===== flow/config.mk =====
export PLATFORM = sky130hd
export DESIGN_NAME = fft_16
export DESIGN_NICKNAME = fft_16
export VERILOG_FILES = /design/flow/design.v
export SDC_FILE = /design/flow/constraint.sdc
export NUM_CORES = 4
export LEC_CHECK = 0
export CAP_MARGIN = 20
export CORE_MARGIN = 2
export CORE_UTILIZATION = 61
export SETUP_SLACK_MARGIN = 1.95
export SLEW_MARGIN = 20

===== flow/design.v =====
module s_sat_13_12 #(
    parameter   WIN  = 13,
    parameter   WOUT = 12
)(
    input  signed     [WIN-1:0]  din,
    output reg signed [WOUT-1:0] dout
);
always  @(*) begin
    if ((din[WIN-1] == 1'b1) && (din[WIN-2:WOUT-1] != { {WIN-WOUT}{1'b1} })) begin
        dout = {1'b1,{{WOUT-1}{1'b0}}};
    end
    else if ((din[WIN-1] == 1'b0) && (din[WIN-2:WOUT-1] != { {WIN-WOUT}{1'b0} })) begin
        dout = {1'b0,{{WOUT-1}{1'b1}}};
    end
    else begin
        dout = din[WOUT-1:0];
    end
end
endmodule
module s_sat_22_12 #(
    parameter   WIN  = 22,
    parameter   WOUT = 12
)(
    input  signed     [WIN-1:0]  din,
    output reg signed [WOUT-1:0] dout
);
always  @(*) begin
    if ((din[WIN-1] == 1'b1) && (din[WIN-2:WIN-3] != { 2{1'b1} })) begin
        dout = {1'b1,{{WOUT-1}{1'b0}}};
    end
    else if ((din[WIN-1] == 1'b0) && (din[WIN-2:WIN-3] != { 2{1'b0} })) begin
        dout = {1'b0,{{WOUT-1}{1'b1}}};
    end
    else begin
        dout = din[19:8];
    end
end
endmodule
module butterfly #(
    parameter WD = 12
)(
    input  signed [WD-1:0] din_a_re,
    input  signed [WD-1:0] din_a_im,
    input  signed [WD-1:0] din_b_re,
    input  signed [WD-1:0] din_b_im,
    output signed [WD-1:0] dout_a_re,
    output signed [WD-1:0] dout_a_im,
    output signed [WD-1:0] dout_b_re,
    output signed [WD-1:0] dout_b_im
);
    wire signed [WD:0] add_re, add_im, sub_re, sub_im;
    assign add_re = din_a_re + din_b_re;
    assign add_im = din_a_im + din_b_im;
    assign sub_re = din_a_re - din_b_re;
    assign sub_im = din_a_im - din_b_im;
    s_sat_13_12 sa0 (
        .din(add_re),
        .dout(dout_a_re)
    );
    s_sat_13_12 sa1 (
        .din(add_im),
        .dout(dout_a_im)
    );
    s_sat_13_12 sa2 (
        .din(sub_re),
        .dout(dout_b_re)
    );
    s_sat_13_12 sa3 (
        .din(sub_im),
        .dout(dout_b_im)
    );
endmodule
module tf_multi #(
    parameter WD   = 12,
    parameter WNRD = 9
)(
    input  signed [WD-1:0]   din_re,
    input  signed [WD-1:0]   din_im,
    input  signed [WNRD-1:0] wnr_re,
    input  signed [WNRD-1:0] wnr_im,
    output signed [WD-1:0]   dout_re,
    output signed [WD-1:0]   dout_im
);
    wire signed [WD+WNRD-1:0] m0, m1, m2, m3;
    assign m0 = din_re * wnr_re;
    assign m1 = din_im * wnr_im;
    assign m2 = din_re * wnr_im;
    assign m3 = din_im * wnr_re;
    wire signed [WD+WNRD:0] s0, s1;
    assign s0 = m0 - m1;     
    assign s1 = m2 + m3;     
    s_sat_22_12 sat0
    (
        .din(s0),
        .dout(dout_re)
    );
    s_sat_22_12 sat1
    (
        .din(s1),
        .dout(dout_im)
    );
endmodule
module fft_16 #(
    parameter WD = 12,
    parameter WNRD = 9
)(
    input                  clk,
    input                  rst_n,
    input                  en,
    input  signed [WD-1:0] sin_re,
    input  signed [WD-1:0] sin_im,
    output signed [WD-1:0] sout_re,
    output signed [WD-1:0] sout_im
);
    localparam W16_1_RE = 9'b011101100;
    localparam W16_1_IM = 9'b110011110;
    localparam W16_2_RE = 9'b010110101;
    localparam W16_2_IM = 9'b101001010;
    localparam W16_3_RE = 9'b001100001;
    localparam W16_3_IM = 9'b100010011;
    localparam W16_4_RE = 9'b000000000;
    localparam W16_4_IM = 9'b100000000;
    localparam W16_5_RE = 9'b110011110;
    localparam W16_5_IM = 9'b100010011;
    localparam W16_6_RE = 9'b101001010;
    localparam W16_6_IM = 9'b101001010;
    localparam W16_7_RE = 9'b100010011;
    localparam W16_7_IM = 9'b110011110;
    reg [3:0] count;
    reg  signed [WNRD-1:0] w1_re, w1_im, w2_re, w2_im;
    wire signed [WNRD-1:0] w3_re, w3_im;
    reg  signed [WD-1:0] d1_re [0:7];
    reg  signed [WD-1:0] d1_im [0:7];
    wire signed [WD-1:0] bf1_a_re;
    wire signed [WD-1:0] bf1_a_im;
    wire signed [WD-1:0] bf1_b_re;
    wire signed [WD-1:0] bf1_b_im;
    wire signed [WD-1:0] mux1_a_re;
    wire signed [WD-1:0] mux1_a_im;
    wire signed [WD-1:0] mux1_b_re;
    wire signed [WD-1:0] mux1_b_im;
    wire signed [WD-1:0] tf1_re;
    wire signed [WD-1:0] tf1_im;
    wire signed [WD-1:0] mux1_out_re;
    wire signed [WD-1:0] mux1_out_im;
    reg signed  [WD-1:0] stage1_out_re;
    reg signed  [WD-1:0] stage1_out_im;
    reg  signed [WD-1:0] d2_re [0:3];
    reg  signed [WD-1:0] d2_im [0:3];
    wire signed [WD-1:0] bf2_a_re;
    wire signed [WD-1:0] bf2_a_im;
    wire signed [WD-1:0] bf2_b_re;
    wire signed [WD-1:0] bf2_b_im;
    wire signed [WD-1:0] mux2_a_re;
    wire signed [WD-1:0] mux2_a_im;
    wire signed [WD-1:0] mux2_b_re;
    wire signed [WD-1:0] mux2_b_im;
    wire signed [WD-1:0] tf2_re;
    wire signed [WD-1:0] tf2_im;
    wire signed [WD-1:0] mux2_out_re;
    wire signed [WD-1:0] mux2_out_im;
    reg signed  [WD-1:0] stage2_out_re;
    reg signed  [WD-1:0] stage2_out_im;
    reg  signed [WD-1:0] d3_re [0:1];
    reg  signed [WD-1:0] d3_im [0:1];
    wire signed [WD-1:0] bf3_a_re;
    wire signed [WD-1:0] bf3_a_im;
    wire signed [WD-1:0] bf3_b_re;
    wire signed [WD-1:0] bf3_b_im;
    wire signed [WD-1:0] mux3_a_re;
    wire signed [WD-1:0] mux3_a_im;
    wire signed [WD-1:0] mux3_b_re;
    wire signed [WD-1:0] mux3_b_im;
    wire signed [WD-1:0] tf3_re;
    wire signed [WD-1:0] tf3_im;
    wire signed [WD-1:0] mux3_out_re;
    wire signed [WD-1:0] mux3_out_im;
    reg signed  [WD-1:0] stage3_out_re;
    reg signed  [WD-1:0] stage3_out_im;
    reg  signed [WD-1:0] d4_re;
    reg  signed [WD-1:0] d4_im;
    wire signed [WD-1:0] bf4_a_re;
    wire signed [WD-1:0] bf4_a_im;
    wire signed [WD-1:0] bf4_b_re;
    wire signed [WD-1:0] bf4_b_im;
    wire signed [WD-1:0] mux4_a_re;
    wire signed [WD-1:0] mux4_a_im;
    wire signed [WD-1:0] mux4_b_re;
    wire signed [WD-1:0] mux4_b_im;
    reg signed  [WD-1:0] stage4_out_re;
    reg signed  [WD-1:0] stage4_out_im;
    always @(posedge clk) begin
        if (!rst_n)
            count <= 4'd0;
        else if (en)
            count <= count + 1'b1;
        else
            count <= 4'd0;
    end
    assign mux1_a_re = (count[3])? bf1_a_re : d1_re[7];
    assign mux1_a_im = (count[3])? bf1_a_im : d1_im[7];
    assign mux1_b_re = (count[3])? bf1_b_re : sin_re;
    assign mux1_b_im = (count[3])? bf1_b_im : sin_im;
    assign mux1_out_re = ((count > 4'd0) & (count < 4'd8))? tf1_re : mux1_a_re;      
    assign mux1_out_im = ((count > 4'd0) & (count < 4'd8))? tf1_im : mux1_a_im;
    always @(*) begin
        w1_re <= W16_1_RE;
        w1_im <= W16_1_IM;
        case(count)
            4'd2: begin
                w1_re <= W16_2_RE;
                w1_im <= W16_2_IM;
            end
            4'd3: begin
                w1_re <= W16_3_RE;
                w1_im <= W16_3_IM;
            end
            4'd4: begin
                w1_re <= W16_4_RE;
                w1_im <= W16_4_IM;
            end
            4'd5: begin
                w1_re <= W16_5_RE;
                w1_im <= W16_5_IM;
            end
            4'd6: begin
                w1_re <= W16_6_RE;
                w1_im <= W16_6_IM;
            end
            4'd7: begin
                w1_re <= W16_7_RE;
                w1_im <= W16_7_IM;
            end
            default: begin
                w1_re <= W16_1_RE;
                w1_im <= W16_1_IM;
            end
        endcase
    end
    assign mux2_a_re = ((count == 0) | (count > 12) | (count > 4 & count < 9))? bf2_a_re : d2_re[3];
    assign mux2_a_im = ((count == 0) | (count > 12) | (count > 4 & count < 9))? bf2_a_im : d2_im[3];
    assign mux2_b_re = ((count == 0) | (count > 12) | (count > 4 & count < 9))? bf2_b_re : stage1_out_re;
    assign mux2_b_im = ((count == 0) | (count > 12) | (count > 4 & count < 9))? bf2_b_im : stage1_out_im;
    assign mux2_out_re = ((count > 1 & count < 5) | (count > 9 & count < 13))? tf2_re : mux2_a_re;
    assign mux2_out_im = ((count > 1 & count < 5) | (count > 9 & count < 13))? tf2_im : mux2_a_im;
    always @(*) begin
        w2_re <= W16_2_RE;
        w2_im <= W16_2_IM;
        case(count)
            4'd3: begin
                w2_re <= W16_4_RE;
                w2_im <= W16_4_IM;
            end
            4'd4: begin
                w2_re <= W16_6_RE;
                w2_im <= W16_6_IM;
            end
            4'd11: begin
                w2_re <= W16_4_RE;
                w2_im <= W16_4_IM;
            end
            4'd12: begin
                w2_re <= W16_6_RE;
                w2_im <= W16_6_IM;
            end
            default: begin
                w2_re <= W16_2_RE;
                w2_im <= W16_2_IM;
            end
        endcase
    end
    assign mux3_a_re = (~count[1])?
                        bf3_a_re : d3_re[1];
    assign mux3_a_im = (~count[1])?
                        bf3_a_im : d3_im[1];
    assign mux3_b_re = (~count[1])?
                        bf3_b_re : stage2_out_re;
    assign mux3_b_im = (~count[1])?
                        bf3_b_im : stage2_out_im;
    assign mux3_out_re = ((count==3) | (count==7) | (count==11) | (count==15))? tf3_re : mux3_a_re;
    assign mux3_out_im = ((count==3) | (count==7) | (count==11) | (count==15))? tf3_im : mux3_a_im;
    assign w3_re = W16_4_RE;
    assign w3_im = W16_4_IM;
    assign mux4_a_re = (~count[0])? bf4_a_re : d4_re;
    assign mux4_a_im = (~count[0])? bf4_a_im : d4_im;
    assign mux4_b_re = (~count[0])? bf4_b_re : stage3_out_re;
    assign mux4_b_im = (~count[0])? bf4_b_im : stage3_out_im;
    always @(posedge clk) begin
        if (!rst_n) begin
            d1_re[0] <= 12'd0;
            d1_im[0] <= 12'd0;
            d1_re[1] <= 12'd0;
            d1_im[1] <= 12'd0;
            d1_re[2] <= 12'd0;
            d1_im[2] <= 12'd0;
            d1_re[3] <= 12'd0;
            d1_im[3] <= 12'd0;
            d1_re[4] <= 12'd0;
            d1_im[4] <= 12'd0;
            d1_re[5] <= 12'd0;
            d1_im[5] <= 12'd0;
            d1_re[6] <= 12'd0;
            d1_im[6] <= 12'd0;
            d1_re[7] <= 12'd0;
            d1_im[7] <= 12'd0;
        end
        else begin
            d1_re[0] <= mux1_b_re;
            d1_im[0] <= mux1_b_im;
            d1_re[1] <= d1_re[0];
            d1_im[1] <= d1_im[0];
            d1_re[2] <= d1_re[1];
            d1_im[2] <= d1_im[1];
            d1_re[3] <= d1_re[2];
            d1_im[3] <= d1_im[2];
            d1_re[4] <= d1_re[3];
            d1_im[4] <= d1_im[3];
            d1_re[5] <= d1_re[4];
            d1_im[5] <= d1_im[4];
            d1_re[6] <= d1_re[5];
            d1_im[6] <= d1_im[5];
            d1_re[7] <= d1_re[6];
            d1_im[7] <= d1_im[6];
        end
    end
    butterfly bf1
    (
    .din_a_re   (d1_re[7]),
    .din_a_im   (d1_im[7]),
    .din_b_re   (sin_re),
    .din_b_im   (sin_im),
    .dout_a_re  (bf1_a_re),
    .dout_a_im  (bf1_a_im),
    .dout_b_re  (bf1_b_re),
    .dout_b_im  (bf1_b_im)
    );
    tf_multi tf1
    (
    .din_re     (mux1_a_re),
    .din_im     (mux1_a_im),
    .wnr_re     (w1_re),
    .wnr_im     (w1_im),
    .dout_re    (tf1_re),
    .dout_im    (tf1_im)
    );
    always @(posedge clk) begin
        if (!rst_n) begin
            stage1_out_re <= 12'd0;
            stage1_out_im <= 12'd0;
        end
        else begin
            stage1_out_re <= mux1_out_re;
            stage1_out_im <= mux1_out_im;
        end
    end
    always @(posedge clk) begin
        if (!rst_n) begin
            d2_re[0] <= 12'd0;
            d2_im[0] <= 12'd0;
            d2_re[1] <= 12'd0;
            d2_im[1] <= 12'd0;
            d2_re[2] <= 12'd0;
            d2_im[2] <= 12'd0;
            d2_re[3] <= 12'd0;
            d2_im[3] <= 12'd0;
        end
        else begin
            d2_re[0] <= mux2_b_re;
            d2_im[0] <= mux2_b_im;
            d2_re[1] <= d2_re[0];
            d2_im[1] <= d2_im[0];
            d2_re[2] <= d2_re[1];
            d2_im[2] <= d2_im[1];
            d2_re[3] <= d2_re[2];
            d2_im[3] <= d2_im[2];
        end
    end
    butterfly bf2
    (
    .din_a_re   (d2_re[3]),
    .din_a_im   (d2_im[3]),
    .din_b_re   (stage1_out_re),
    .din_b_im   (stage1_out_im),
    .dout_a_re  (bf2_a_re),
    .dout_a_im  (bf2_a_im),
    .dout_b_re  (bf2_b_re),
    .dout_b_im  (bf2_b_im)
    );
    tf_multi tf2
    (
    .din_re     (mux2_a_re),
    .din_im     (mux2_a_im),
    .wnr_re     (w2_re),
    .wnr_im     (w2_im),
    .dout_re    (tf2_re),
    .dout_im    (tf2_im)
    );
    always @(posedge clk) begin
        if (!rst_n) begin
            stage2_out_re <= 12'd0;
            stage2_out_im <= 12'd0;
        end
        else begin
            stage2_out_re <= mux2_out_re;
            stage2_out_im <= mux2_out_im;
        end
    end
    always @(posedge clk) begin
        if (!rst_n) begin
            d3_re[0] <= 12'd0;
            d3_im[0] <= 12'd0;
            d3_re[1] <= 12'd0;
            d3_im[1] <= 12'd0;
        end
        else begin
            d3_re[0] <= mux3_b_re;
            d3_im[0] <= mux3_b_im;
            d3_re[1] <= d3_re[0];
            d3_im[1] <= d3_im[0];
        end
    end
    butterfly bf3
    (
    .din_a_re   (d3_re[1]),
    .din_a_im   (d3_im[1]),
    .din_b_re   (stage2_out_re),
    .din_b_im   (stage2_out_im),
    .dout_a_re  (bf3_a_re),
    .dout_a_im  (bf3_a_im),
    .dout_b_re  (bf3_b_re),
    .dout_b_im  (bf3_b_im)
    );
    tf_multi tf3
    (
    .din_re     (mux3_a_re),
    .din_im     (mux3_a_im),
    .wnr_re     (w3_re),
    .wnr_im     (w3_im),
    .dout_re    (tf3_re),
    .dout_im    (tf3_im)
    );
    always @(posedge clk) begin
        if (!rst_n) begin
            stage3_out_re <= 12'd0;
            stage3_out_im <= 12'd0;
        end
        else begin
            stage3_out_re <= mux3_out_re;
            stage3_out_im <= mux3_out_im;
        end
    end
    always @(posedge clk) begin
        if (!rst_n) begin
            d4_re <= 12'd0;
            d4_im <= 12'd0;
        end
        else begin
            d4_re <= mux4_b_re;
            d4_im <= mux4_b_im;
        end
    end
    butterfly bf4
    (
    .din_a_re   (d4_re),
    .din_a_im   (d4_im),
    .din_b_re   (stage3_out_re),
    .din_b_im   (stage3_out_im),
    .dout_a_re  (bf4_a_re),
    .dout_a_im  (bf4_a_im),
    .dout_b_re  (bf4_b_re),
    .dout_b_im  (bf4_b_im)
    );
    always @(posedge clk) begin
        if (!rst_n) begin
            stage4_out_re <= 12'd0;
            stage4_out_im <= 12'd0;
        end
        else begin
            stage4_out_re <= mux4_a_re;
            stage4_out_im <= mux4_a_im;
        end
    end
    assign sout_re = stage4_out_re;
    assign sout_im = stage4_out_im;
endmodule

===== flow/constraint.sdc =====
create_clock -name core_clock -period 7.57 [get_ports {clk}]
set_input_delay 1.5140 -clock core_clock [delete_from_list [all_inputs] [get_ports {clk}]]
set_output_delay 1.5140 -clock core_clock [all_outputs]
set_load 0.01 [all_outputs]

===== flow/run.sh =====
#!/bin/bash
# the make line also repeats each setting of config.mk as NAME=value (left out here)
make -C /OpenROAD-flow-scripts/flow DESIGN_CONFIG=/design/flow/config.mk WORK_HOME=/design/flow/orfs CLKGATE_MAP_FILE= finish

==> results.tsv, run 1 <==
stage	metric	value	unit
placed_design	dp.cells	7583	
logic_synthesis	syn-cell-area	0.0518	mm^2
floorplan	coreArea	0.0840	mm^2
logic_synthesis	yosys_cells	5776	
worst_setup_path	slowest_delay	0.55	ns
floorplan	ios	51	
floorplan	die_x	295	um
worst_setup_path	crit_buf_inv	9	
worst_setup_path	reg2reg_to	stage1_out_im[1]$_SDFF_PN0_	
timing	rsz0062_at_grt	yes	
timing	slew_headroom	27.6	%
timing	drv_slew	0	
placed_design	gp_congestion	0.981	
timing	worstMarginPinSlew	1.09	ns
timing	fin_skew	0.0357	ns
logic_synthesis	synthTopLogicFamily	adder cells	
timing	finalHoldViolCount	0	
hold_path	holdPathStages	1	
worst_setup_path	startpoint_type	primary input	
finish	syn2layout_area_growth	24.8	%
timing	post-route-min-period	9.88	ns
finish	flop_area	0.00925	mm^2
worst_setup_path	crit_family	adder cells	
clock_network	clock-sinks	460	
finish	finalNetCount	7931	
logic_synthesis	synthCells	5776	
logic_synthesis	edf_count	0	
logic_synthesis	synthTopCellsByArea	fa_1, dfxtp_1, ha_1	
clock_network	clkSlewWorstSetupHoldPaths	0.06	ns
clock_network	clkLatencyLatePin	0.63	ns
placed_design	pre_cts_ws	-3.42	ns
worst_setup_path	critPathMostFrequentCell	fa_1	
logic_synthesis	ys_seq_share	17.8	%
global_routing	grt_pass1_vias	43900	
timing	max_clock_freq	0.101	GHz
logic_synthesis	async_flop_share	0	%
worst_setup_path	r2r_start	d1_re[7][1]$_SDFF_PN0_	
logic_synthesis	numSynthFlops	460	
logic_synthesis	top_cell	inv_1	
global_routing	grt_first_pass_wirelength	227000	um
route	ant_nets	1	
logic_synthesis	synth_top_flop_cell	dfxtp_1	
worst_setup_path	cp.arrival	10.40	ns
job	tool_warnings	149	
logic_synthesis	top_area_share	27.7	%
route	drc	0	
timing	setup_viol	48	
worst_setup_path	cp_num_cells	42	
logic_synthesis	mux_share	0.502	%
floorplan	chip_area	0.0873	mm^2
logic_synthesis	top_area_cell	fa_1	
logic_synthesis	yosysChipArea	0.0518	mm^2
worst_setup_path	crit_fanout	11	
job	cap_violations	0	
floorplan	initial_utilization	61.7	%
run_status	outcome	failed layout checks	
floorplan	num_rows	106	
timing	finalCritPeriodShare	131	%
placed_design	dpl.hpwl	114000	um
worst_setup_path	worstPathRequired	8.09	ns
finish	finish.instance_area	0.0647	mm^2
global_routing	grt_start_max_net_pins	135	
floorplan	die_y	295	um
clock_network	cts_max_level	2	
clock_network	ctsLongestPathBuffers	3	
logic_synthesis	syn-num-nets	7096	
worst_setup_path	critPathLaunch	sin_re[1]	
logic_synthesis	ys_top_cells_by_count	inv_1, fa_1, ha_1	
logic_synthesis	synth_cell_types	97	
placed_design	numPortBuffers	50	
finish	nFillCells	6041	
logic_synthesis	ys_sh_xor	4.26	%
route	routed_wirelength	143000	um
run_status	so_faults	antenna rules, setup timing	
clock_network	cts_buffers	50	
logic_synthesis	ys_sh_simple	12.7	%
worst_setup_path	critPathSlowestCell	fa_1	
clock_network	cts_tree	done	
route	drtPass1Iterations	6	
placed_design	dpl_cell_area	0.0603	mm^2
hold_path	whs_endpoint	d3_im[1][3]$_SDFF_PN0_	
worst_setup_path	criticalPathCategory	in -> reg	
route	vias_per_cell	5.44	
route	vias	42400	
route	drtIter0Drc	2605	
finish	logic_area	0.0400	mm^2
global_routing	track_usage	33.1	%
logic_synthesis	yosys_warnings	15	
worst_setup_path	crit_end	stage1_out_im[1]$_SDFF_PN0_	
clock_network	cts_root_buf	clkbuf_16	
finish	fin_cells	7789	
worst_setup_path	crit_path_end_kind	flop	
worst_setup_path	timing.reg2reg.setup_slack	-1.69	ns
route	wl_per_cell	18.3	um
global_routing	antenna_found_initial	2	
timing	timing.final.ws_setup	-2.31	ns
global_routing	grt-ovfl-total	0	
worst_setup_path	reg2reg_depth	40	
hold_path	hold_path_class	reg -> reg	
logic_synthesis	syn_avg_cell_area	8.97	um^2
logic_synthesis	aoi_share	12.8	%
logic_synthesis	ys_sh_adder	42.6	%
hold_path	min-delay-start	d3_im[0][3]$_SDFF_PN0_	
area by class of cell:
type / instances / share of cell area, %
Clock inverter: 25 / 0.578
Inverter: 1065 / 6.24
Sequential cell: 460 / 14.3
Clock buffer: 65 / 2.13
Antenna cell: 6 / 0.0232
Tap cell: 1134 / 2.19
Multi-Input combinational cell: 4025 / 61.8
Timing Repair Buffer: 1009 / 12.7
metrics by stage:
step | TNS, ns | utilization [%] | hold WS (ns)
after floorplan | -64.84 | - | 0.412
after global placement | -109.21 | 71.8 | 0.413
after detailed placement | -115.55 | 71.8 | 0.418
after CTS | -77.03 | 75.4 | 0.411
after global routing | -95.24 | 77.0 | 0.427
final | -80.48 | 77.0 | 0.412
repair_timing:
action,in CTS,in global routing
setup buffers,55,46
hold endpoints to repair,0,0
pin swaps,144,162
hold buffers,0,0
endpoints found under the setup margin,48,60
gates cloned,5,2
gates resized,202,259
layer usage:
metal / GRT usage [%] / vias up / share of wire (%)
li1: - / 20100 / -
met1: 41.6 / 20700 / 41
met2: 57.7 / 1155 / 49
met3: 3.77 / 362 / 5.1
met4: 14.1 / 0 / 4.8
met5: 0 / - / 0
==> run 2: changes to the inputs <==
- CORE_UTILIZATION: 61 -> 60
- SETUP_SLACK_MARGIN: 1.95 -> 2.23
- clock period: 7.57 -> 7.68 ns (I/O delays scaled with it)
==> results.tsv, run 2 <==
stage	metric	value	unit
timing	post-route-min-period	9.98	ns
logic_synthesis	yosysChipArea	0.0518	mm^2
worst_setup_path	critPathSlowestCell	fa_1	
worst_setup_path	worstPathRequired	8.20	ns
worst_setup_path	cp.arrival	10.50	ns
hold_path	holdPathStages	1	
placed_design	dp.cells	7592	
timing	max_clock_freq	0.100	GHz
worst_setup_path	startpoint_type	primary input	
logic_synthesis	synthCells	5776	
placed_design	dpl_cell_area	0.0603	mm^2
logic_synthesis	syn_avg_cell_area	8.97	um^2
timing	worstMarginPinSlew	1.24	ns
global_routing	grt-ovfl-total	0	
logic_synthesis	edf_count	0	
logic_synthesis	ys_top_cells_by_count	inv_1, fa_1, ha_1	
clock_network	ctsLongestPathBuffers	3	
worst_setup_path	critPathLaunch	sin_re[1]	
logic_synthesis	ys_sh_simple	12.7	%
finish	fin_cells	7805	
placed_design	gp_congestion	0.950	
timing	setup_viol	48	
logic_synthesis	async_flop_share	0	%
worst_setup_path	cp_num_cells	44	
logic_synthesis	numSynthFlops	460	
logic_synthesis	top_area_share	27.7	%
placed_design	pre_cts_ws	-3.43	ns
timing	finalHoldViolCount	0	
worst_setup_path	crit_family	adder cells	
worst_setup_path	reg2reg_to	stage1_out_re[4]$_SDFF_PN0_	
floorplan	die_y	298	um
worst_setup_path	crit_end	stage1_out_re[4]$_SDFF_PN0_	
logic_synthesis	top_cell	inv_1	
worst_setup_path	crit_path_end_kind	flop	
job	tool_warnings	137	
clock_network	cts_max_level	2	
logic_synthesis	synth_cell_types	97	
logic_synthesis	ys_sh_adder	42.6	%
timing	drv_slew	0	
clock_network	clock-sinks	460	
placed_design	dpl.hpwl	114000	um
logic_synthesis	synthTopCellsByArea	fa_1, dfxtp_1, ha_1	
floorplan	coreArea	0.0854	mm^2
global_routing	grt_pass1_vias	44000	
timing	finalCritPeriodShare	130	%
clock_network	cts_tree	done	
logic_synthesis	syn-num-nets	7096	
route	vias	42200	
worst_setup_path	reg2reg_depth	42	
hold_path	whs_endpoint	d3_im[1][9]$_SDFF_PN0_	
floorplan	chip_area	0.0888	mm^2
worst_setup_path	crit_fanout	6	
worst_setup_path	critPathMostFrequentCell	fa_1	
logic_synthesis	mux_share	0.502	%
route	drtIter0Drc	2517	
logic_synthesis	ys_sh_xor	4.26	%
hold_path	hold_path_class	reg -> reg	
route	vias_per_cell	5.41	
clock_network	cts_buffers	51	
floorplan	ios	51	
logic_synthesis	synthTopLogicFamily	adder cells	
finish	syn2layout_area_growth	25.0	%
logic_synthesis	syn-cell-area	0.0518	mm^2
logic_synthesis	aoi_share	12.8	%
route	wl_per_cell	18.3	um
route	drtPass1Iterations	7	
worst_setup_path	crit_buf_inv	13	
run_status	outcome	failed layout checks	
timing	slew_headroom	17.6	%
finish	finish.instance_area	0.0648	mm^2
timing	timing.final.ws_setup	-2.30	ns
worst_setup_path	r2r_start	d1_re[7][1]$_SDFF_PN0_	
timing	rsz0062_at_grt	yes	
finish	nFillCells	6356	
route	drc	0	
finish	finalNetCount	7938	
run_status	so_faults	setup timing	
global_routing	grt_start_max_net_pins	133	
finish	flop_area	0.00925	mm^2
logic_synthesis	yosys_warnings	15	
floorplan	initial_utilization	60.7	%
timing	fin_skew	0.0304	ns
logic_synthesis	top_area_cell	fa_1	
worst_setup_path	slowest_delay	0.56	ns
global_routing	grt_first_pass_wirelength	230000	um
global_routing	track_usage	32.5	%
clock_network	clkSlewWorstSetupHoldPaths	0.07	ns
worst_setup_path	timing.reg2reg.setup_slack	-1.68	ns
logic_synthesis	synth_top_flop_cell	dfxtp_1	
timing	whs	0.422	ns
route	routed_wirelength	143000	um
logic_synthesis	ys_seq_share	17.8	%
floorplan	num_rows	107	
placed_design	numPortBuffers	50	
worst_setup_path	criticalPathCategory	in -> reg	
global_routing	antenna_found_initial	1	
floorplan	die_x	298	um
finish	logic_area	0.0400	mm^2
clock_network	clkLatencyLatePin	0.64	ns
hold_path	min-delay-start	d3_im[0][9]$_SDFF_PN0_	
job	cap_violations	0	
logic_synthesis	yosys_cells	5776	
clock_network	cts_root_buf	clkbuf_16	
route	ant_nets	0	
## run 2: per-layer routing
layer | vias to the layer above | global-route usage [%] | wire [um]
li1 | 20100 | - | -
met5 | - | 0 | 0
met3 | 299 | 3.38 | 6550
met1 | 20700 | 42.4 | 60300
met4 | 0 | 12.0 | 6380
met2 | 1049 | 56.1 | 69700
## run 2: timing repair
| item | 4_1_cts | 5_1_grt |
|---|---|---|
| hold endpoints to repair | 0 | 0 |
| buffers inserted | 60 | 50 |
| hold buffers | 0 | 0 |
| pin swaps | 157 | 107 |
| cloned | 7 | 0 |
| gates resized | 223 | 244 |
| endpoints found under the setup margin | 48 | 60 |
## run 2: area by class of cell
class,count,area share (%)
clock inverters,25,0.570
repair buffers,1015,12.7
clock buffers,70,2.22
inverters,1065,6.24
flip-flops and latches,460,14.3
well taps,1144,2.21
multi-input cells,4025,61.8
diodes,1,0.00386
## run 2: metrics by stage
step	utilization, %	TNS, ns
final	75.8	-77.59
after global routing	75.8	-90.40
after CTS	74.2	-73.23
after detailed placement	70.6	-114.74
after global placement	70.6	-109.76
after floorplan	-	-60.09
==> run 3: changes to the inputs <==
- CELL_PAD_IN_SITES_DETAIL_PLACEMENT: unset -> 0
- CELL_PAD_IN_SITES_GLOBAL_PLACEMENT: unset -> 0
- CORE_UTILIZATION: 60 -> 69
- CTS_CLUSTER_SIZE: unset -> 33
- MIN_ROUTING_LAYER: unset -> met1
- PLACE_DENSITY_LB_ADDON: unset -> 0.09
- SETUP_SLACK_MARGIN: 2.23 -> unset
- SLEW_MARGIN: 20 -> 15
- clock period: 7.68 -> 4.73 ns (I/O delays scaled with it)
==> results.tsv, run 3 <==
stage	metric	value	unit
logic_synthesis	top_area_share	27.7	%
logic_synthesis	synthTopLogicFamily	adder cells	
logic_synthesis	edf_count	0	
worst_setup_path	critPathSlowestCell	fa_1	
logic_synthesis	async_flop_share	0	%
floorplan	ios	51	
worst_setup_path	crit_family	adder cells	
route	wl_per_cell	20.8	um
logic_synthesis	syn-cell-area	0.0518	mm^2
finish	finalNetCount	8009	
hold_path	whs_endpoint	d1_im[7][0]$_SDFF_PN0_	
route	wl_met1	58700	um
logic_synthesis	top_cell	inv_1	
hold_path	hold_path_class	reg -> reg	
logic_synthesis	syn_avg_cell_area	8.97	um^2
clock_network	cts_max_level	2	
route	drc	0	
worst_setup_path	crit_path_end_kind	flop	
worst_setup_path	critPathMostFrequentCell	fa_1	
global_routing	grt_first_pass_wirelength	242000	um
placed_design	gp_congestion	0.978	
logic_synthesis	yosys_cells	5776	
timing	slew_headroom	21.6	%
clock_network	clkSlewWorstSetupHoldPaths	0.07	ns
job	tool_warnings	135	
finish	logic_area	0.0399	mm^2
floorplan	num_rows	100	
finish	utilization	87.1	%
logic_synthesis	ys_sh_adder	42.6	%
timing	finalCritPeriodShare	205	%
finish	syn2layout_area_growth	25.1	%
worst_setup_path	cp.arrival	10.24	ns
run_status	outcome	failed layout checks	
worst_setup_path	r2r_start	d1_im[7][1]$_SDFF_PN0_	
logic_synthesis	syn-num-nets	7096	
floorplan	initial_utilization	69.6	%
worst_setup_path	cp_num_cells	39	
timing	setup_viol	48	
logic_synthesis	synthCells	5776	
floorplan	chip_area	0.0773	mm^2
logic_synthesis	ys_sh_xor	4.26	%
logic_synthesis	ys_seq_share	17.8	%
route	top_layer	met4	
placed_design	dpl.hpwl	117000	um
global_routing	grt_pass1_vias	47700	
logic_synthesis	yosysChipArea	0.0518	mm^2
timing	post-route-min-period	9.71	ns
route	drtIter0Drc	3852	
clock_network	cts_tree	done	
timing	max_clock_freq	0.103	GHz
logic_synthesis	top_area_cell	fa_1	
worst_setup_path	reg2reg_to	stage1_out_im[1]$_SDFF_PN0_	
logic_synthesis	synth_cell_types	97	
finish	nFillCells	3781	
worst_setup_path	startpoint_type	primary input	
floorplan	coreArea	0.0744	mm^2
logic_synthesis	yosys_warnings	15	
timing	fin_skew	0.0593	ns
route	routed_wirelength	160000	um
timing	timing.final.ws_setup	-4.98	ns
timing	rsz0062_at_grt	yes	
logic_synthesis	ys_sh_simple	12.7	%
worst_setup_path	critPathLaunch	sin_im[1]	
global_routing	grt-ovfl-total	0	
worst_setup_path	criticalPathCategory	in -> reg	
route	met3RoutedLength	11400	um
worst_setup_path	crit_buf_inv	8	
logic_synthesis	synthTopCellsByArea	fa_1, dfxtp_1, ha_1	
run_status	so_faults	setup timing	
clock_network	cts_buffers	48	
route	antennaDiodeCount	0	
route	drtPass1Iterations	6	
placed_design	pre_cts_ws	-5.67	ns
route	wl_met2	76500	um
clock_network	ctsLongestPathBuffers	3	
route	vias	45300	
logic_synthesis	numSynthFlops	460	
logic_synthesis	mux_share	0.502	%
floorplan	die_y	278	um
timing	drv_slew	0	
timing	finalHoldViolCount	0	
clock_network	clock-sinks	460	
route	vias_per_cell	5.88	
worst_setup_path	timing.reg2reg.setup_slack	-4.98	ns
clock_network	cts_root_buf	clkbuf_16	
finish	flop_area	0.00924	mm^2
worst_setup_path	crit_end	stage1_out_im[1]$_SDFF_PN0_	
placed_design	dpl_cell_area	0.0603	mm^2
worst_setup_path	worstPathRequired	5.26	ns
placed_design	numPortBuffers	50	
clock_network	clkLatencyLatePin	0.63	ns
logic_synthesis	synth_top_flop_cell	dfxtp_1	
floorplan	die_x	278	um
logic_synthesis	ys_top_cells_by_count	inv_1, fa_1, ha_1	
worst_setup_path	reg2reg_depth	38	
worst_setup_path	crit_fanout	7	
job	cap_violations	0	
hold_path	holdPathStages	1	
timing	worstMarginPinSlew	1.17	ns
finish	finish.instance_area	0.0649	mm^2
logic_synthesis	aoi_share	12.8	%
route	ant_nets	0	
global_routing	grt_start_max_net_pins	153	
global_routing	track_usage	39.5	%
worst_setup_path	slowest_delay	0.55	ns
hold_path	min-delay-start	d1_im[6][0]$_SDFF_PN0_	
global_routing	antenna_found_initial	0	
-- run 3: layout make-up --
type	count	area share [%]
multi-input cells	4026	61.5
flip-flops and latches	460	14.2
repair buffers	1088	13.5
inverters	1065	6.22
clock buffers	58	2.02
well taps	969	1.87
clock inverters	29	0.631
-- run 3: stage by stage --
stage / setup TNS [ns] / cells / hold slack [ns]
global placement: -231.02 / 7464 / 0.413
CTS: -202.29 / 7644 / 0.414
finish: -215.54 / 7695 / 0.415
global route: -227.23 / 7695 / 0.428
detailed placement: -238.58 / 7464 / 0.417
floorplan: -187.53 / 5776 / 0.412
-- run 3: per-layer routing --
layer  track usage [%]  vias to the layer above
li1                  -                    20300
met1              46.9                    22000
met2              67.9                     2163
met3              5.44                      851
met4              24.6                        0
met5                 0                        -
-- run 3: repair_timing --
item                                   CTS  global route
pin swaps                              162           135
setup endpoints to repair               51            61
resized                                236           212
endpoints found under the hold margin    0             0
hold buffers                             0             0
cloned                                   5             0
setup buffers                           88            52
==> run 4: changes to the inputs <==
- CORE_UTILIZATION: 69 -> 72
- CTS_CLUSTER_SIZE: 33 -> unset
- PLACE_DENSITY_LB_ADDON: 0.09 -> 0.01
- SETUP_SLACK_MARGIN: unset -> -0.02
- clock period: 4.73 -> 9.55 ns (I/O delays scaled with it)
==> results.tsv, run 4 <==
stage	metric	value	unit
hold_path	min-delay-start	d2_re[1][3]$_SDFF_PN0_	
worst_setup_path	crit_buf_inv	9	
clock_network	cts_root_buf	clkbuf_16	
clock_network	cts_tree	done	
timing	max_clock_freq	0.0978	GHz
timing	setup_tns	-14.38	ns
timing	drv_slew	0	
route	vias	42400	
hold_path	whs_endpoint	d2_re[2][3]$_SDFF_PN0_	
logic_synthesis	top_area_share	27.7	%
worst_setup_path	critPathLaunch	sin_im[1]	
logic_synthesis	syn-cell-area	0.0518	mm^2
logic_synthesis	edf_count	0	
clock_network	cts_buffers	48	
worst_setup_path	criticalPathCategory	in -> reg	
worst_setup_path	cp.arrival	10.73	ns
worst_setup_path	crit_path_end_kind	flop	
clock_network	cts_max_level	2	
logic_synthesis	yosys_warnings	15	
global_routing	grt-ovfl-total	0	
timing	setup_viol	24	
timing	rsz0062_at_grt	yes	
finish	utilization	83.9	%
worst_setup_path	crit_end	stage1_out_im[5]$_SDFF_PN0_	
route	wl_per_cell	19.8	um
logic_synthesis	top_area_cell	fa_1	
placed_design	dpl_cell_area	0.0569	mm^2
clock_network	holdBufCountCts	0	
floorplan	initial_utilization	72.6	%
worst_setup_path	r2r_start	d2_re[3][4]$_SDFF_PN0_	
timing	worstMarginPinSlew	1.34	ns
finish	fin_cells	7176	
logic_synthesis	ys_sh_adder	42.6	%
worst_setup_path	crit_family	adder cells	
run_status	outcome	failed layout checks	
global_routing	grt_start_max_net_pins	142	
logic_synthesis	yosysChipArea	0.0518	mm^2
logic_synthesis	async_flop_share	0	%
route	routed_wirelength	142000	um
timing	fin_skew	0.0306	ns
global_routing	grt_first_pass_wirelength	223000	um
finish	syn2layout_area_growth	15.5	%
logic_synthesis	synthCells	5776	
worst_setup_path	critPathSlowestCell	fa_1	
logic_synthesis	synthTopCellsByArea	fa_1, dfxtp_1, ha_1	
route	drtPass1Iterations	6	
floorplan	die_y	272	um
logic_synthesis	ys_sh_xor	4.26	%
worst_setup_path	cp_num_cells	41	
logic_synthesis	ys_top_cells_by_count	inv_1, fa_1, ha_1	
global_routing	grt_pass1_vias	43700	
floorplan	ios	51	
floorplan	die_x	272	um
hold_path	hold_path_class	reg -> reg	
floorplan	num_rows	98	
logic_synthesis	synth_cell_types	97	
clock_network	clkSlewWorstSetupHoldPaths	0.07	ns
worst_setup_path	startpoint_type	primary input	
placed_design	numPortBuffers	50	
clock_network	clkLatencyLatePin	0.63	ns
timing	finalCritPeriodShare	107	%
logic_synthesis	syn-num-nets	7096	
route	vias_per_cell	5.91	
route	drtIter0Drc	3491	
clock_network	clock-sinks	460	
finish	nFillCells	4189	
logic_synthesis	synth_top_flop_cell	dfxtp_1	
placed_design	dpl.hpwl	109000	um
worst_setup_path	crit_fanout	6	
logic_synthesis	ys_seq_share	17.8	%
timing	finalHoldViolCount	0	
logic_synthesis	aoi_share	12.8	%
run_status	so_faults	setup timing	
worst_setup_path	slowest_delay	0.59	ns
finish	finish.instance_area	0.0598	mm^2
job	cap_violations	0	
worst_setup_path	reg2reg_to	stage2_out_re[10]$_SDFF_PN0_	
job	tool_warnings	139	
global_routing	track_usage	38.0	%
placed_design	dp.cells	7024	
logic_synthesis	synthTopLogicFamily	adder cells	
clock_network	ctsLongestPathBuffers	3	
floorplan	chip_area	0.0741	mm^2
placed_design	gp_congestion	0.995	
logic_synthesis	mux_share	0.502	%
logic_synthesis	numSynthFlops	460	
placed_design	pre_cts_ws	-1.83	ns
worst_setup_path	reg2reg_depth	35	
floorplan	coreArea	0.0714	mm^2
timing	whs	0.410	ns
worst_setup_path	worstPathRequired	10.06	ns
logic_synthesis	yosys_cells	5776	
hold_path	holdPathStages	1	
timing	post-route-min-period	10.22	ns
logic_synthesis	ys_sh_simple	12.7	%
finish	finalNetCount	7508	
route	drc	0	
logic_synthesis	syn_avg_cell_area	8.97	um^2
logic_synthesis	top_cell	inv_1	
timing	slew_headroom	10.3	%
timing	timing.final.ws_setup	-0.673	ns
worst_setup_path	timing.reg2reg.setup_slack	0.21	ns
route	ant_nets	0	
worst_setup_path	critPathMostFrequentCell	fa_1	
global_routing	antenna_found_initial	2	
==> run 4: final cells by class <==
type	instances	area, um^2	area share (%)
repair buffers	589	4780	7.99
flip-flops and latches	460	9220	15.4
multi-input cells	4024	39000	65.1
inverters	1065	4030	6.73
clock inverters	21	309	0.516
diodes	3	7.51	0.0125
clock buffers	64	1330	2.22
well taps	950	1190	1.99
==> run 4: repair_timing <==
item / 4_1_cts / 5_1_grt
buffers inserted: 32 / 26
gates resized: 120 / 112
gates cloned: 4 / 1
setup endpoints to repair: 36 / 48
pin swaps: 110 / 81
==> run 4: metal layers <==
| layer | track usage (%) | vias to the layer above | part of all wire (%) |
|---|---|---|---|
| met1 | 45.6 | 20700 | 37 |
| met3 | 5.30 | 597 | 6.9 |
| met2 | 66.1 | 1840 | 49 |
| li1 | - | 19300 | - |
| met4 | 20.9 | 0 | 6.9 |
| met5 | 0 | - | 0 |
==> run 5: changes to the inputs <==
- ABC_AREA: unset -> 1
- CELL_PAD_IN_SITES_DETAIL_PLACEMENT: 0 -> unset
- CELL_PAD_IN_SITES_GLOBAL_PLACEMENT: 0 -> unset
- CTS_CLUSTER_DIAMETER: unset -> 263
- CTS_CLUSTER_SIZE: unset -> 44
- MIN_ROUTING_LAYER: met1 -> unset
- PLACE_DENSITY_LB_ADDON: 0.01 -> unset
- SETUP_SLACK_MARGIN: -0.02 -> -0.49
- SLEW_MARGIN: 15 -> 20
- clock period: 9.55 -> 6.61 ns (I/O delays scaled with it)
==> results.tsv, run 5 <==
stage	metric	value	unit
run_status	outcome	aborted with a tool error	
run_status	stop_stage	global routing	
run_status	tool.error	[ERROR GRT-0232] Routing congestion too high. Check the congestion heatmap in the GUI.	
logic_synthesis	ys_sh_adder	41.0	%
clock_network	clock-sinks	460	
logic_synthesis	syn-num-nets	8093	
floorplan	initial_utilization	72.5	%
logic_synthesis	synth_top_flop_cell	dfxtp_1	
clock_network	cts_max_level	1	
logic_synthesis	numSynthFlops	460	
placed_design	dp.cells	8498	
logic_synthesis	synth_cell_types	56	
logic_synthesis	synthCells	6773	
logic_synthesis	synthTopLogicFamily	adder cells	
placed_design	dpl.hpwl	121000	um
floorplan	num_rows	99	
logic_synthesis	top_area_share	27.3	%
clock_network	cts_buffers	14	
clock_network	holdBufCountCts	0	
logic_synthesis	ys_sh_simple	17.1	%
floorplan	die_y	274	um
logic_synthesis	yosys_warnings	15	
logic_synthesis	edf_count	0	
logic_synthesis	ys_top_cells_by_count	inv_1, nand2_1, fa_1	
logic_synthesis	async_flop_share	0	%
logic_synthesis	mux_share	0	%
logic_synthesis	ys_seq_share	17.5	%
logic_synthesis	ys_sh_xor	3.77	%
global_routing	grt-ovfl-total	31	
logic_synthesis	yosysChipArea	0.0526	mm^2
floorplan	chip_area	0.0752	mm^2
clock_network	ctsLongestPathBuffers	3	
placed_design	numPortBuffers	50	
placed_design	gp_congestion	0.987	
logic_synthesis	aoi_share	7.51	%
clock_network	cts_root_buf	clkbuf_16	
global_routing	track_usage	64.4	%
placed_design	pre_cts_ws	-2.86	ns
logic_synthesis	syn-cell-area	0.0526	mm^2
logic_synthesis	top_cell	inv_1	
floorplan	ios	51	
logic_synthesis	synthTopCellsByArea	fa_1, dfxtp_1, ha_1	
floorplan	coreArea	0.0726	mm^2
logic_synthesis	top_area_cell	fa_1	
logic_synthesis	syn_avg_cell_area	7.77	um^2
floorplan	die_x	274	um
logic_synthesis	yosys_cells	6773	
[run 5: stage by stage]
stage / TNS, ns / cell area (um^2)
after floorplan: -59.04 / 53400
after global placement: -105.28 / 61000
after detailed placement: -112.30 / 61000
after CTS: -72.33 / 63700
[run 5: metal layers]
layer | GRT overflow | global-route usage (%)
met1 | 0 | 65.4
met2 | 21 | 85.4
met3 | 0 | 44.9
met4 | 10 | 57.6
met5 | 0 | 22.3
[run 5: what timing repair did]
action	CTS
cloned	5
pin swaps	210
setup buffers	88
gates resized	513
setup endpoints to repair	48
==> run 6: changes to the inputs <==
- CTS_CLUSTER_DIAMETER: 263 -> 252
- CTS_CLUSTER_SIZE: 44 -> unset
- PLACE_DENSITY_LB_ADDON: unset -> 0.01
- SETUP_SLACK_MARGIN: -0.49 -> 2.23
- clock period: 6.61 -> 7.69 ns (I/O delays scaled with it)
==> results.tsv, run 6 <==
stage	metric	value	unit
run_status	outcome	aborted with a tool error	
run_status	stop_stage	global routing	
run_status	tool.error	[ERROR GRT-0232] Routing congestion too high. Check the congestion heatmap in the GUI.	
logic_synthesis	async_flop_share	0	%
logic_synthesis	ys_sh_simple	17.1	%
floorplan	coreArea	0.0726	mm^2
logic_synthesis	synthCells	6773	
logic_synthesis	yosys_warnings	15	
logic_synthesis	synthTopCellsByArea	fa_1, dfxtp_1, ha_1	
clock_network	ctsLongestPathBuffers	3	
placed_design	pre_cts_ws	-1.91	ns
global_routing	grt-ovfl-total	80	
floorplan	die_x	274	um
logic_synthesis	ys_seq_share	17.5	%
placed_design	dpl_cell_area	0.0607	mm^2
floorplan	chip_area	0.0752	mm^2
placed_design	numPortBuffers	50	
placed_design	dpl.hpwl	120000	um
logic_synthesis	aoi_share	7.51	%
logic_synthesis	mux_share	0	%
logic_synthesis	ys_top_cells_by_count	inv_1, nand2_1, fa_1	
logic_synthesis	edf_count	0	
floorplan	ios	51	
floorplan	num_rows	99	
logic_synthesis	ys_sh_adder	41.0	%
floorplan	die_y	274	um
clock_network	cts_max_level	2	
global_routing	track_usage	68.4	%
placed_design	gp_congestion	1.01	
logic_synthesis	synth_top_flop_cell	dfxtp_1	
logic_synthesis	yosysChipArea	0.0526	mm^2
floorplan	initial_utilization	72.5	%
logic_synthesis	top_cell	inv_1	
logic_synthesis	synthTopLogicFamily	adder cells	
logic_synthesis	top_area_share	27.3	%
logic_synthesis	ys_sh_xor	3.77	%
clock_network	cts_root_buf	clkbuf_16	
logic_synthesis	numSynthFlops	460	
clock_network	cts_buffers	50	
logic_synthesis	syn_avg_cell_area	7.77	um^2
logic_synthesis	syn-cell-area	0.0526	mm^2
clock_network	clock-sinks	460	
logic_synthesis	yosys_cells	6773	
placed_design	dp.cells	8447	
logic_synthesis	syn-num-nets	8093	
logic_synthesis	synth_cell_types	56	
logic_synthesis	top_area_cell	fa_1	
==> run 6: per-layer routing <==
| layer | GRT overflow | track usage (%) |
|---|---|---|
| met2 | 47 | 88.5 |
| met4 | 30 | 65.5 |
| met5 | 0 | 26.6 |
| met1 | 1 | 67.6 |
| met3 | 2 | 50.4 |
==> run 6: timing repair <==
item,4_1_cts
buffers inserted,88
resized,605
pin swaps,205
hold buffers,0
cloned,5
setup endpoints to repair,48
==> run 7: changes to the inputs <==
- ABC_AREA: 1 -> unset
- CAP_MARGIN: 20 -> 5
- CELL_PAD_IN_SITES_DETAIL_PLACEMENT: unset -> 1
- CELL_PAD_IN_SITES_GLOBAL_PLACEMENT: unset -> 1
- CORE_UTILIZATION: 72 -> 29
- CTS_CLUSTER_DIAMETER: 252 -> unset
- MAX_ROUTING_LAYER: unset -> met5
- MIN_ROUTING_LAYER: unset -> met2
- PLACE_DENSITY_LB_ADDON: 0.01 -> 0.05
- SETUP_SLACK_MARGIN: 2.23 -> -0.25
- clock period: 7.69 -> 17.6 ns (I/O delays scaled with it)
==> results.tsv, run 7 <==
stage	metric	value	unit
timing	setup_viol	0	
logic_synthesis	yosysChipArea	0.0518	mm^2
logic_synthesis	mux_share	0.502	%
floorplan	die_y	427	um
worst_setup_path	cp_num_cells	37	
worst_setup_path	startpoint_type	primary input	
route	drtPass1Iterations	6	
logic_synthesis	ys_sh_xor	4.26	%
placed_design	gp_congestion	0.873	
logic_synthesis	synth_top_flop_cell	dfxtp_1	
logic_synthesis	async_flop_share	0	%
route	wl_per_cell	21.9	um
clock_network	cts_root_buf	clkbuf_16	
logic_synthesis	yosys_cells	5776	
worst_setup_path	slowest_delay	0.61	ns
global_routing	antenna_found_initial	1	
logic_synthesis	ys_sh_simple	12.7	%
clock_network	cts_max_level	2	
logic_synthesis	synth_cell_types	97	
route	vias_per_cell	6.55	
timing	finalCritPeriodShare	76.6	%
logic_synthesis	ys_sh_adder	42.6	%
timing	fin_skew	0.0620	ns
finish	utilization	32.4	%
worst_setup_path	critPathMostFrequentCell	fa_1	
floorplan	ios	51	
worst_setup_path	crit_end	stage1_out_re[2]$_SDFF_PN0_	
hold_path	hold_path_class	reg -> reg	
floorplan	die_x	427	um
clock_network	cts_tree	done	
worst_setup_path	reg2reg_to	stage2_out_re[6]$_SDFF_PN0_	
logic_synthesis	yosys_warnings	15	
floorplan	coreArea	0.178	mm^2
placed_design	dpl.hpwl	140000	um
placed_design	numPortBuffers	50	
logic_synthesis	synthTopLogicFamily	adder cells	
timing	worstMarginPinSlew	1.09	ns
route	ant_nets	0	
timing	finalHoldViolCount	0	
logic_synthesis	top_area_cell	fa_1	
logic_synthesis	syn-num-nets	7096	
run_status	outcome	finished clean	
job	tool_warnings	135	
finish	logic_area	0.0379	mm^2
worst_setup_path	crit_family	adder cells	
route	drtIter0Drc	4993	
global_routing	grt_start_max_net_pins	108	
clock_network	clock-sinks	460	
worst_setup_path	crit_fanout	11	
hold_path	holdPathStages	1	
timing	max_clock_freq	0.0742	GHz
finish	flop_area	0.00922	mm^2
worst_setup_path	timing.reg2reg.setup_slack	5.99	ns
logic_synthesis	syn_avg_cell_area	8.97	um^2
floorplan	chip_area	0.182	mm^2
logic_synthesis	synthCells	5776	
logic_synthesis	top_cell	inv_1	
timing	drv_slew	0	
timing	post-route-min-period	13.47	ns
logic_synthesis	aoi_share	12.8	%
worst_setup_path	crit_path_end_kind	flop	
worst_setup_path	criticalPathCategory	in -> reg	
finish	nFillCells	20600	
floorplan	num_rows	155	
logic_synthesis	synthTopCellsByArea	fa_1, dfxtp_1, ha_1	
logic_synthesis	syn-cell-area	0.0518	mm^2
worst_setup_path	cp.arrival	14.11	ns
clock_network	ctsLongestPathBuffers	3	
timing	setup_tns	0	ns
clock_network	post_cts_buffers	0	
route	drc	0	
floorplan	initial_utilization	29.1	%
hold_path	min-delay-start	d1_im[5][6]$_SDFF_PN0_	
finish	finalNetCount	7080	
global_routing	grt_pass1_vias	64400	
route	routed_wirelength	179000	um
worst_setup_path	reg2reg_depth	34	
timing	rsz0062_at_grt	no	
worst_setup_path	r2r_start	d2_re[3][4]$_SDFF_PN0_	
global_routing	track_usage	29.7	%
finish	syn2layout_area_growth	11.1	%
logic_synthesis	numSynthFlops	460	
worst_setup_path	critPathLaunch	sin_im[1]	
route	vias	53600	
hold_path	whs_endpoint	d1_im[6][6]$_SDFF_PN0_	
global_routing	grt_first_pass_wirelength	271000	um
global_routing	grt-ovfl-total	0	
logic_synthesis	ys_seq_share	17.8	%
logic_synthesis	ys_top_cells_by_count	inv_1, fa_1, ha_1	
worst_setup_path	worstPathRequired	18.24	ns
job	cap_violations	0	
timing	slew_headroom	26.6	%
logic_synthesis	top_area_share	27.7	%
worst_setup_path	crit_buf_inv	4	
logic_synthesis	edf_count	0	
worst_setup_path	critPathSlowestCell	or4b_2	
clock_network	cts-resized-gates	0	
clock_network	cts_buffers	61	
clock_network	clkSlewWorstSetupHoldPaths	0.06	ns
clock_network	clkLatencyLatePin	0.78	ns
clock_network	holdBufCountCts	0	
==> run 7: stage by stage <==
step           hold slack (ns)  cells  worst slack, ns  instance area [um^2]
5_1_grt                  0.436   8173             3.30                 57600
4_1_cts                  0.418   8168             4.22                 57500
3_3_place_gp             0.412   8052             3.70                 55300
2_1_floorplan            0.412   5776             5.05                 51800
3_5_place_dp             0.419   8052             3.49                 55300
6_report                 0.414   8186             4.13                 57600
==> run 7: final cells by class <==
| type | instances | share of cell area [%] |
|---|---|---|
| repair buffers | 150 | 2.18 |
| diodes | 18 | 0.0782 |
| well taps | 2355 | 5.12 |
| clock buffers | 78 | 2.92 |
| flip-flops and latches | 460 | 16.0 |
| inverters | 1065 | 6.94 |
| clock inverters | 38 | 0.984 |
| multi-input cells | 4022 | 65.8 |
==> run 7: per-layer routing <==
metal | global-route usage, % | vias to the layer above | part of all wire [%]
li1 | - | 18300 | -
met1 | - | 19800 | 0
met2 | 35.3 | 14800 | 53
met3 | 41.6 | 623 | 43
met4 | 2.82 | 34 | 4.2
met5 | 6.43 | - | 0.65
==> run 8: changes to the inputs <==
- ABC_AREA: unset -> 1
- CELL_PAD_IN_SITES_DETAIL_PLACEMENT: 1 -> unset
- CELL_PAD_IN_SITES_GLOBAL_PLACEMENT: 1 -> unset
- CORE_UTILIZATION: 29 -> 71
- CTS_CLUSTER_DIAMETER: unset -> 245
- MAX_ROUTING_LAYER: met5 -> unset
- MIN_ROUTING_LAYER: met2 -> unset
- PLACE_DENSITY_LB_ADDON: 0.05 -> unset
- SETUP_SLACK_MARGIN: -0.25 -> -0.47
- clock period: 17.6 -> 8.49 ns (I/O delays scaled with it)
==> results.tsv, run 8 <==
stage	metric	value	unit
logic_synthesis	synth_top_flop_cell	dfxtp_1	
clock_network	clock-sinks	460	
placed_design	dp.cells	8321	
logic_synthesis	mux_share	0	%
worst_setup_path	crit_family	adder cells	
floorplan	coreArea	0.0732	mm^2
logic_synthesis	aoi_share	7.51	%
logic_synthesis	ys_top_cells_by_count	inv_1, nand2_1, fa_1	
route	ant_nets	0	
worst_setup_path	slowest_delay	0.90	ns
logic_synthesis	top_area_cell	fa_1	
worst_setup_path	crit_end	stage1_out_im[7]$_SDFF_PN0_	
timing	setup_tns	-30.09	ns
clock_network	ctsLongestPathBuffers	3	
floorplan	chip_area	0.0763	mm^2
logic_synthesis	synthTopCellsByArea	fa_1, dfxtp_1, ha_1	
clock_network	clkSlewWorstSetupHoldPaths	0.07	ns
logic_synthesis	ys_sh_adder	41.0	%
clock_network	cts_max_level	2	
worst_setup_path	crit_buf_inv	9	
logic_synthesis	yosys_cells	6773	
placed_design	dpl.hpwl	120000	um
logic_synthesis	top_area_share	27.3	%
finish	fin_cells	8472	
worst_setup_path	critPathLaunch	sin_im[0]	
timing	max_clock_freq	0.102	GHz
finish	syn2layout_area_growth	20.6	%
logic_synthesis	async_flop_share	0	%
timing	post-route-min-period	9.77	ns
route	vias	49800	
global_routing	grt_start_max_net_pins	125	
timing	setup_viol	43	
hold_path	hold_path_class	reg -> reg	
global_routing	track_usage	42.0	%
timing	fin_skew	0.0263	ns
floorplan	num_rows	99	
global_routing	grt-ovfl-total	0	
placed_design	gp_congestion	0.974	
route	routed_wirelength	178000	um
global_routing	grt_first_pass_wirelength	255000	um
clock_network	cts_tree	done	
worst_setup_path	critPathSlowestCell	fa_1	
route	vias_per_cell	5.88	
floorplan	die_y	276	um
timing	worstMarginPinSlew	1.15	ns
job	tool_warnings	139	
global_routing	grt_pass1_vias	50500	
worst_setup_path	critPathMostFrequentCell	fa_1	
floorplan	die_x	276	um
logic_synthesis	ys_sh_xor	3.77	%
worst_setup_path	r2r_start	d1_im[7][1]$_SDFF_PN0_	
worst_setup_path	startpoint_type	primary input	
logic_synthesis	synthTopLogicFamily	adder cells	
logic_synthesis	synthCells	6773	
worst_setup_path	crit_fanout	5	
worst_setup_path	criticalPathCategory	in -> reg	
hold_path	holdPathStages	2	
worst_setup_path	timing.reg2reg.setup_slack	-0.53	ns
worst_setup_path	cp.arrival	10.29	ns
worst_setup_path	reg2reg_to	stage1_out_im[7]$_SDFF_PN0_	
hold_path	min-delay-start	d1_im[3][2]$_SDFF_PN0_	
placed_design	numPortBuffers	50	
timing	rsz0062_at_grt	yes	
run_status	outcome	failed layout checks	
global_routing	antenna_found_initial	6	
logic_synthesis	yosysChipArea	0.0526	mm^2
timing	finalHoldViolCount	0	
floorplan	initial_utilization	71.9	%
logic_synthesis	numSynthFlops	460	
clock_network	holdBufCountCts	0	
worst_setup_path	reg2reg_depth	35	
logic_synthesis	ys_sh_simple	17.1	%
route	drtPass1Iterations	12	
timing	slew_headroom	23.2	%
worst_setup_path	crit_path_end_kind	flop	
timing	finalCritPeriodShare	115	%
placed_design	pre_cts_ws	-1.56	ns
route	wl_per_cell	21.1	um
finish	finalNetCount	8788	
logic_synthesis	syn-num-nets	8093	
route	drtIter0Drc	5508	
worst_setup_path	cp_num_cells	37	
clock_network	cts_root_buf	clkbuf_16	
logic_synthesis	edf_count	0	
clock_network	clkLatencyLatePin	0.62	ns
hold_path	whs_endpoint	d1_im[4][2]$_SDFF_PN0_	
logic_synthesis	syn-cell-area	0.0526	mm^2
timing	drv_slew	0	
job	cap_violations	0	
logic_synthesis	top_cell	inv_1	
floorplan	ios	51	
worst_setup_path	worstPathRequired	9.01	ns
logic_synthesis	syn_avg_cell_area	7.77	um^2
clock_network	cts_buffers	50	
logic_synthesis	ys_seq_share	17.5	%
logic_synthesis	yosys_warnings	15	
route	drc	0	
timing	timing.final.ws_setup	-1.28	ns
run_status	so_faults	setup timing	
logic_synthesis	synth_cell_types	56	
[run 8: metal layers]
metal	GRT usage, %	share of wire (%)	up-vias
met5	0.188	0.072	-
met4	31.6	11	8
met3	7.80	11	1554
met2	71.5	45	3459
met1	47.2	33	23200
li1	-	-	21600
[run 8: timing repair]
action | 4_1_cts | 5_1_grt
cloned | 0 | 4
pin swaps | 16 | 176
endpoints found under the setup margin | 35 | 48
gates resized | 117 | 488
buffers inserted | 6 | 72
[run 8: cell type report]
type	instances	area, um^2
Clock buffer	61	1330
Tap cell	959	1200
Fill cell	3836	9760
Multi-Input combinational cell	4494	38600
Inverter	1650	6240
Clock inverter	32	407
Timing Repair Buffer	812	6470
Antenna cell	4	10.0
Sequential cell	460	9220
[run 8: per-stage QoR]
step                      area, um^2  utilization (%)  hold WS, ns
after CTS                      61300             83.8        0.394
after global placement         59100             80.7        0.391
after floorplan                52600                -        0.390
final                          63400             86.7        0.400
after detailed placement       59100             80.7        0.396
after global routing           63400             86.7        0.411
==> run 9: changes to the inputs <==
- CAP_MARGIN: 5 -> 20
- CELL_PAD_IN_SITES_DETAIL_PLACEMENT: unset -> 1
- CORE_ASPECT_RATIO: unset -> 1.14
- CORE_MARGIN: 2 -> 4
- CORE_UTILIZATION: 71 -> 40
- CTS_CLUSTER_DIAMETER: 245 -> 373
- MAX_ROUTING_LAYER: unset -> met5
- SETUP_SLACK_MARGIN: -0.47 -> unset
- clock period: 8.49 -> 11.2 ns (I/O delays scaled with it)
==> results.tsv, run 9 <==
stage	metric	value	unit
clock_network	clock-sinks	460	
logic_synthesis	ys_sh_adder	41.0	%
floorplan	num_rows	141	
timing	slew_headroom	24.2	%
placed_design	gp_congestion	0.924	
timing	timing.final.ws_setup	0.544	ns
global_routing	antenna_found_initial	2	
worst_setup_path	crit_path_end_kind	flop	
floorplan	die_y	395	um
placed_design	dpl.hpwl	129000	um
worst_setup_path	slowest_delay	0.57	ns
floorplan	ios	51	
hold_path	min-delay-start	d1_im[1][3]$_SDFF_PN0_	
route	drtIter0Drc	1920	
logic_synthesis	synth_cell_types	56	
route	wl_per_cell	18.3	um
logic_synthesis	ys_seq_share	17.5	%
timing	worstMarginPinSlew	1.13	ns
clock_network	post_cts_buffers	0	
timing	rsz0062_at_grt	no	
floorplan	die_x	348	um
finish	syn2layout_area_growth	8.61	%
clock_network	cts_root_buf	clkbuf_16	
logic_synthesis	yosys_warnings	15	
worst_setup_path	cp.arrival	11.21	ns
global_routing	grt-ovfl-total	0	
logic_synthesis	top_area_cell	fa_1	
finish	fin_cells	8556	
worst_setup_path	startpoint_type	primary input	
worst_setup_path	reg2reg_to	stage1_out_re[3]$_SDFF_PN0_	
clock_network	ctsLongestPathBuffers	3	
placed_design	numPortBuffers	50	
timing	setup_viol	0	
worst_setup_path	timing.reg2reg.setup_slack	0.88	ns
logic_synthesis	syn_avg_cell_area	7.77	um^2
placed_design	dp.cells	8459	
finish	utilization	43.9	%
route	drc	0	
logic_synthesis	async_flop_share	0	%
timing	whs	0.377	ns
worst_setup_path	cp_num_cells	42	
clock_network	cts_tree	done	
logic_synthesis	synthTopCellsByArea	fa_1, dfxtp_1, ha_1	
job	cap_violations	0	
route	drtPass1Iterations	5	
clock_network	cts-resized-gates	0	
timing	max_clock_freq	0.0938	GHz
logic_synthesis	ys_sh_simple	17.1	%
worst_setup_path	criticalPathCategory	in -> reg	
clock_network	clkLatencyLatePin	0.67	ns
finish	finalNetCount	8119	
floorplan	coreArea	0.130	mm^2
route	ant_nets	0	
global_routing	track_usage	23.0	%
timing	drv_slew	0	
hold_path	whs_endpoint	d1_im[2][3]$_SDFF_PN0_	
worst_setup_path	crit_end	stage1_out_im[0]$_SDFF_PN0_	
logic_synthesis	synth_top_flop_cell	dfxtp_1	
timing	post-route-min-period	10.66	ns
timing	fin_skew	0.0402	ns
logic_synthesis	synthCells	6773	
route	vias	42800	
clock_network	cts_max_level	2	
clock_network	cts_buffers	53	
job	tool_warnings	132	
route	antennaDiodeCount	0	
logic_synthesis	yosysChipArea	0.0526	mm^2
hold_path	holdPathStages	2	
worst_setup_path	critPathSlowestCell	clkdlybuf4s50_1	
worst_setup_path	crit_family	adder cells	
timing	finalCritPeriodShare	95.1	%
worst_setup_path	r2r_start	count[0]$_SDFF_PN0_	
global_routing	grt_first_pass_wirelength	254000	um
worst_setup_path	critPathMostFrequentCell	nand2_1	
logic_synthesis	yosys_cells	6773	
logic_synthesis	aoi_share	7.51	%
placed_design	pre_cts_ws	-0.212	ns
timing	finalHoldViolCount	0	
floorplan	initial_utilization	40.4	%
route	routed_wirelength	157000	um
worst_setup_path	crit_buf_inv	9	
logic_synthesis	syn-cell-area	0.0526	mm^2
worst_setup_path	critPathLaunch	sin_im[0]	
logic_synthesis	numSynthFlops	460	
logic_synthesis	edf_count	0	
run_status	outcome	finished clean	
floorplan	chip_area	0.137	mm^2
clock_network	clkSlewWorstSetupHoldPaths	0.06	ns
logic_synthesis	ys_sh_xor	3.77	%
clock_network	holdBufCountCts	0	
run 9: area by class of cell:
cell class | count | area [um^2] | area share, %
inverter | 1650 | 6200 | 10.8
timing repair buffer | 144 | 1210 | 2.13
clock buffer | 74 | 1560 | 2.72
tap | 1716 | 2150 | 3.76
sequential | 460 | 9210 | 16.1
multi-input combinational | 4490 | 36500 | 63.9
clock inverter | 22 | 315 | 0.552
run 9: metal layers:
metal	global-route usage (%)	part of all wire, %	wire, um
met5	0	0.021	33
met4	9.89	5.1	7920
met3	2.47	3.5	5500
met2	42.4	51	79800
met1	27.1	41	63600
run 9: metrics by stage:
stage / cell area, um^2 / setup TNS (ns)
after floorplan: 52600 / 0
after global routing: 57100 / 0
final: 57100 / 0
after global placement: 55200 / 0
after detailed placement: 55200 / -2.81
after CTS: 57100 / 0
